==> inputs of run a <==
## System
module System(
	clk,
	rst,
	mbed,
	select,
	GreenBlueServoOut,
	RedServoOut,
	BinRecycleServoOut,
	RedBlueServoOut,
	GreenOtherServoOut,
	dispenseBlueLED,
	dispenseComplete,
	dispenseGreenLED,
	dispenseRedLED,
	mainState,
	mbedOutput,
	results,
	sortBlueLED,
	sortComplete,
	sortGreenLED,
	sortRedLED
);
make LEC_CHECK=0 CAP_MARGIN=20 CORE_MARGIN=2 CORE_UTILIZATION=72 PLACE_DENSITY_LB_ADDON=0.11 SETUP_SLACK_MARGIN=0.93 SLEW_MARGIN=20 finish   # period 3.17 ns
run.sh (not shown) runs the stock make flow with config.mk's settings and CLKGATE_MAP_FILE=.
==> run b: changes against run a <==
Settings changed: CTS_CLUSTER_DIAMETER set to 28, CTS_CLUSTER_SIZE set to 10, PLACE_DENSITY_LB_ADDON 0.11 to 0.19, SLEW_MARGIN 20 to 35.
==> flow/constraint.sdc (replaced) <==
create_clock -name core_clock -period 3.16 [get_ports {clk}]
set_input_delay 0.6320 -clock core_clock [delete_from_list [all_inputs] [get_ports {clk}]]
set_output_delay 0.6320 -clock core_clock [all_outputs]
set_load 0.01 [all_outputs]
==> metrics.csv <==
metric;value;unit
placed_area;18140;um^2
grt_usage;28.97;%
non_clock_buffer_count;65;
cpMostUsedCell;and3_1;
non_clock_buffer_area_share;3.246;%
dp_cells;2305;
cts_made_buffers;41;
seq_share;40.39;%
seq_area;8019;um^2
path_buffers;0;
grt_max_degree;80;
logic_area;8987;um^2
vias;14248;
status;finished clean;
pwr-share-clk;46.6;%
hpwl;24080;um
[end of results for run a]
==> metrics.csv <==
metric;value;unit
status;finished clean;
logic_area;8945;um^2
dp_cells;2308;
vias;14983;
seq_share;38.25;%
cts_made_buffers;79;
placed_area;18140;um^2
grt_usage;33.70;%
non_clock_buffer_count;64;
hpwl;24500;um
path_buffers;1;
[end of results for run b]


==> inputs of 02-10 <==
System again, from the RTL that the note above started with.
Settings: LEC_CHECK=0, CAP_MARGIN=20, CORE_MARGIN=2, CORE_UTILIZATION=72, CTS_CLUSTER_DIAMETER=26, CTS_CLUSTER_SIZE=10, PLACE_DENSITY_LB_ADDON=0.19, SETUP_SLACK_MARGIN=0.93, SLEW_MARGIN=40; clock period 3.16 ns.
==> 05-17: changes against 02-10 <==
- CORE_ASPECT_RATIO: unset -> 0.93
- CTS_CLUSTER_DIAMETER: 26 -> 378
- HOLD_SLACK_MARGIN: unset -> 0.29
- PLACE_DENSITY_LB_ADDON: 0.19 -> 0.17
- SETUP_SLACK_MARGIN: 0.93 -> 0.92
==> comparison table <==
metric                                                                        02-10                    05-17
Final Cell Area                                                           21400 um2                19600 um2
Pin count of the biggest net entering global routing                             62                       81
Worst endpoint data arrival time                                            2980 ps                  1590 ps
Total cell area at the placement stage                                    18100 um2                18100 um2
P_comb                                                                       633 uW                   574 uW
Critical Path Sink                                               b2v_inst2.count[4]            mbedOutput[0]
Wire length after detailed routing                                          50.3 mm                  38.3 mm
Leakage power of the design                                              0.00852 uW               0.00765 uW
Result of the run                                           complete, no violations  complete, no violations
Combinational power share                                                      4.2%                     5.6%
Violation count after the first detailed-routing iteration                     1832                     1217
CP required                                                                 3660 ps                  2530 ps
Post-Route Utilization                                                        88.8%                    81.0%


==> trial 93 <==
Starting RTL as in the previous note.
Settings: LEC_CHECK=0, ABC_AREA=1, CAP_MARGIN=20, CORE_MARGIN=2, CORE_UTILIZATION=68, CTS_CLUSTER_SIZE=74, SLEW_MARGIN=20; clock period 7.29 ns.
==> inputs of build 77, as changes to trial 93 <==
- ABC_AREA: 1 -> not set
- CORE_UTILIZATION: 68 -> 40
- CTS_CLUSTER_DIAMETER: not set -> 299
- CTS_CLUSTER_SIZE: 74 -> not set
- MAX_ROUTING_LAYER: not set -> met4
==> flow/constraint.sdc (replaced) <==
create_clock -name core_clock -period 10.0 [get_ports {clk}]
set_input_delay 2.0000 -clock core_clock [delete_from_list [all_inputs] [get_ports {clk}]]
set_output_delay 2.0000 -clock core_clock [all_outputs]
set_load 0.01 [all_outputs]
==> inputs of trial 79, as changes to trial 93 <==
- ABC_AREA: 1 -> not set
- CORE_UTILIZATION: 68 -> 36
- CTS_CLUSTER_SIZE: 74 -> not set
- PLACE_DENSITY_LB_ADDON: not set -> 0.12
==> flow/constraint.sdc (replaced) <==
create_clock -name core_clock -period 3.88 [get_ports {clk}]
set_input_delay 0.7760 -clock core_clock [delete_from_list [all_inputs] [get_ports {clk}]]
set_output_delay 0.7760 -clock core_clock [all_outputs]
set_load 0.01 [all_outputs]
==> inputs of trial 24, as changes to trial 93 <==
- ABC_AREA: 1 -> not set
- CORE_UTILIZATION: 68 -> 72
- CTS_CLUSTER_SIZE: 74 -> not set
- HOLD_SLACK_MARGIN: not set -> -0.08
- SETUP_SLACK_MARGIN: not set -> 0.77
==> flow/constraint.sdc (replaced) <==
create_clock -name core_clock -period 3.16 [get_ports {clk}]
set_input_delay 0.6320 -clock core_clock [delete_from_list [all_inputs] [get_ports {clk}]]
set_output_delay 0.6320 -clock core_clock [all_outputs]
set_load 0.01 [all_outputs]
==> results <==
quantity                                                                       trial 24                     trial 79                     trial 93                     build 77
Portion of total power attributed to sequential cells                             48.8%                        45.2%                        47.5%                        47.7%
Worst hold stages                                                                     1                            2                            2                            2
Number of post-CTS setup repair buffers                                               1                            0                            0                            0
Most repeated cell in the gate-level netlist after synthesis                    dfxtp_1                      dfxtp_1                      nand2_1                      dfxtp_1
Total via count after detailed routing                                            14100                        13400                        16400                        13500
Pre-antenna DRT Iters                                                                 6                            5                            6                            5
FF/Latch Area                                                                  8020 um2                     8010 um2                     8010 um2                     8010 um2
Non-clock buffer share                                                            2.93%                        2.34%                        1.69%                        1.97%
Clock group                                                                     4960 uW                      4770 uW                      2220 uW                      1660 uW
Post-route worst setup slack                                                   0.814 ns                     0.850 ns                      2.56 ns                      4.33 ns
Cell count in the Yosys report                                                     2009                         2009                         2571                         2009
Routed metal-1 wirelength                                                       16.5 mm                      18.8 mm                      18.1 mm                      17.6 mm
Run status                                             no timing/DRC/antenna violations  no timing/DRC/antenna violations  no timing/DRC/antenna violations  no timing/DRC/antenna violations
Final cell count without fillers                                                   2387                         2680                         2972                         2634
Post-synthesis sequential area ratio                                              45.6%                        45.6%                        43.0%                        45.6%
Kind of critical path                                         primary input to register  primary input to output pin  primary input to output pin  primary input to output pin
DP Worst Slack                                                                 0.170 ns                     0.422 ns                      2.60 ns                      4.31 ns
Combined buffer and inverter count along the critical path                            1                            3                            3                            3
Final instance area                                                           19700 um2                    20200 um2                    20600 um2                    19900 um2


==> 10-25: inputs <==
Starting RTL as in the previous note.
Settings: LEC_CHECK=0, ABC_AREA=1, CAP_MARGIN=30, CORE_ASPECT_RATIO=1.76, CORE_MARGIN=2, CORE_UTILIZATION=40, CTS_CLUSTER_DIAMETER=299, HOLD_SLACK_MARGIN=0.2, MAX_ROUTING_LAYER=met4, SLEW_MARGIN=20; clock period 4.36 ns.
==> inputs of 01-04, as changes to 10-25 <==
- ABC_AREA: 1 -> default
- CAP_MARGIN: 30 -> 20
- CORE_ASPECT_RATIO: 1.76 -> default
- CORE_UTILIZATION: 40 -> 70
- CTS_CLUSTER_DIAMETER: 299 -> default
- CTS_CLUSTER_SIZE: default -> 37
- HOLD_SLACK_MARGIN: 0.2 -> default
- MAX_ROUTING_LAYER: met4 -> default
- SETUP_SLACK_MARGIN: default -> -0.17
==> flow/constraint.sdc (replaced) <==
create_clock -name core_clock -period 1.74 [get_ports {clk}]
set_input_delay 0.3480 -clock core_clock [delete_from_list [all_inputs] [get_ports {clk}]]
set_output_delay 0.3480 -clock core_clock [all_outputs]
set_load 0.01 [all_outputs]
==> results <==
- Between 10-25 and 01-04, the lower setup slack is in 01-04 (gap 1.6 ns).
- Of 10-25 and 01-04, 01-04 has the higher critical path depth (gap 3).
- Against 10-25, the final cell count of 01-04 is lower by 21%.
- Final area: 01-04 is higher than 10-25 (1.5%).
- Against 10-25, the core utilization of 01-04 is higher by 42 points.
- Between 10-25 and 01-04, the lower synthesized area is in 01-04 (gap 6.2%, measured against 01-04).
- Between 10-25 and 01-04, the lower worst hold slack is in 01-04 (gap 0.21 ns).
- Of 01-04 and 10-25, 10-25 has the higher via count (gap about 7%, measured against 10-25).
- Between 01-04 and 10-25, the lower sequential power is in 10-25 (gap about 150%, measured against 10-25).
- In 01-04 the clock skew is higher than in 10-25, by 0.0095 ns.
- Of 10-25 and 01-04, 01-04 has the higher global-route usage (gap 13 points).
- 01-04 finished with setup timing left. 10-25 completed with no timing, DRC or antenna violations.
==> figures <==
| item | 01-04 | 10-25 |
|---|---|---|
| Result of the run | complete, but fails checks | no timing/DRC/antenna violations |
| Violated checks | setup timing | - |
| Endpoint arrival time on the critical path | 2.54 ns | 2.22 ns |
| Post-synthesis chip area from yosys | 17550 µm² | 18630 µm² |
| Ys cells | 2009 | 2571 |
| Buffers & Inverters on Critical Path | 2 | 3 |
| Met3 wirelength from detailed routing | 2014 µm | 995 µm |
| Count of standard-cell rows | 57 | 105 |
| Non-Clock Inverter Count | 96 | 364 |
| R2r setup slk | -0.35 ns | 2.16 ns |
| Number of buffers added by the clock tree synthesis step | 41 | 39 |
| Fraction of the cycle the final worst path needs | 1.199 | 0.7096 |
| Capturing element of the worst setup path | b2v_inst3.count[14] | mbedOutput[0] |
| Launching element of the worst setup path | b2v_inst3.mbedInput_reg[5] | select[0] |
| Ratio of total power to cell area | 960.8 nW/µm² | 380.0 nW/µm² |
| Sequential-cell power consumption | 9550 µW | 3840 µW |
| Final-layout setup total negative slack | -13.58 ns | 0 ns |
| Clock buffer cells | 55 | 59 |
| Met2 Use GR | 0.5573 | 0.3413 |
| Worst reg2reg path endpoint | b2v_inst3.count[14] | b2v_inst2.positionRedBlue[7] |
| Wire length after detailed routing | 42030 µm | 41950 µm |
| Final Setup Violations | 118 | 0 |
| Logic share of the area | 0.4318 | 0.4307 |
| Post-route met1 wirelength | 17340 µm | 16770 µm |


==> job 8905: inputs <==
System again, from the RTL that the note above started with.
## System
module System(
	clk,
	rst,
	mbed,
	select,
	GreenBlueServoOut,
	RedServoOut,
	BinRecycleServoOut,
	RedBlueServoOut,
	GreenOtherServoOut,
	dispenseBlueLED,
	dispenseComplete,
	dispenseGreenLED,
	dispenseRedLED,
	mainState,
	mbedOutput,
	results,
	sortBlueLED,
	sortComplete,
	sortGreenLED,
	sortRedLED
);
clock: 3.16 ns
lec_check: 0
cap_margin: 20
core_margin: 2
core_utilization: 72
cts_cluster_diameter: 380
cts_cluster_size: 10
hold_slack_margin: 0.3
place_density_lb_addon: 0.2
setup_slack_margin: 0.94
slew_margin: 20
==> inputs of job 6704, as changes to job 8905 <==
Settings changed: ABC_AREA from default to 1, CTS_CLUSTER_DIAMETER 380 to default, CTS_CLUSTER_SIZE 10 to default, HOLD_SLACK_MARGIN 0.3 to default, PLACE_DENSITY_LB_ADDON 0.2 to default, SETUP_SLACK_MARGIN 0.94 to default.
==> flow/constraint.sdc (replaced) <==
create_clock -name core_clock -period 5.27 [get_ports {clk}]
set_input_delay 1.0540 -clock core_clock [delete_from_list [all_inputs] [get_ports {clk}]]
set_output_delay 1.0540 -clock core_clock [all_outputs]
set_load 0.01 [all_outputs]
==> inputs of job 9697, as changes to job 8905 <==
Settings changed: CTS_CLUSTER_DIAMETER 380 to default, HOLD_SLACK_MARGIN 0.3 to 0.29, PLACE_DENSITY_LB_ADDON 0.2 to 0.17, SETUP_SLACK_MARGIN 0.94 to 0.93.
==> notes <==
- In flip-flop count, job 8905 and job 9697 do not differ.
- Sequential share of layout area: job 8905 > job 9697 > job 6704.
- Routed wire length: job 9697 is smaller than job 6704 (4.1%).
- Via count: job 6704 > job 8905 > job 9697.
No activity file was given, so power comes from the tool's default toggle rates.
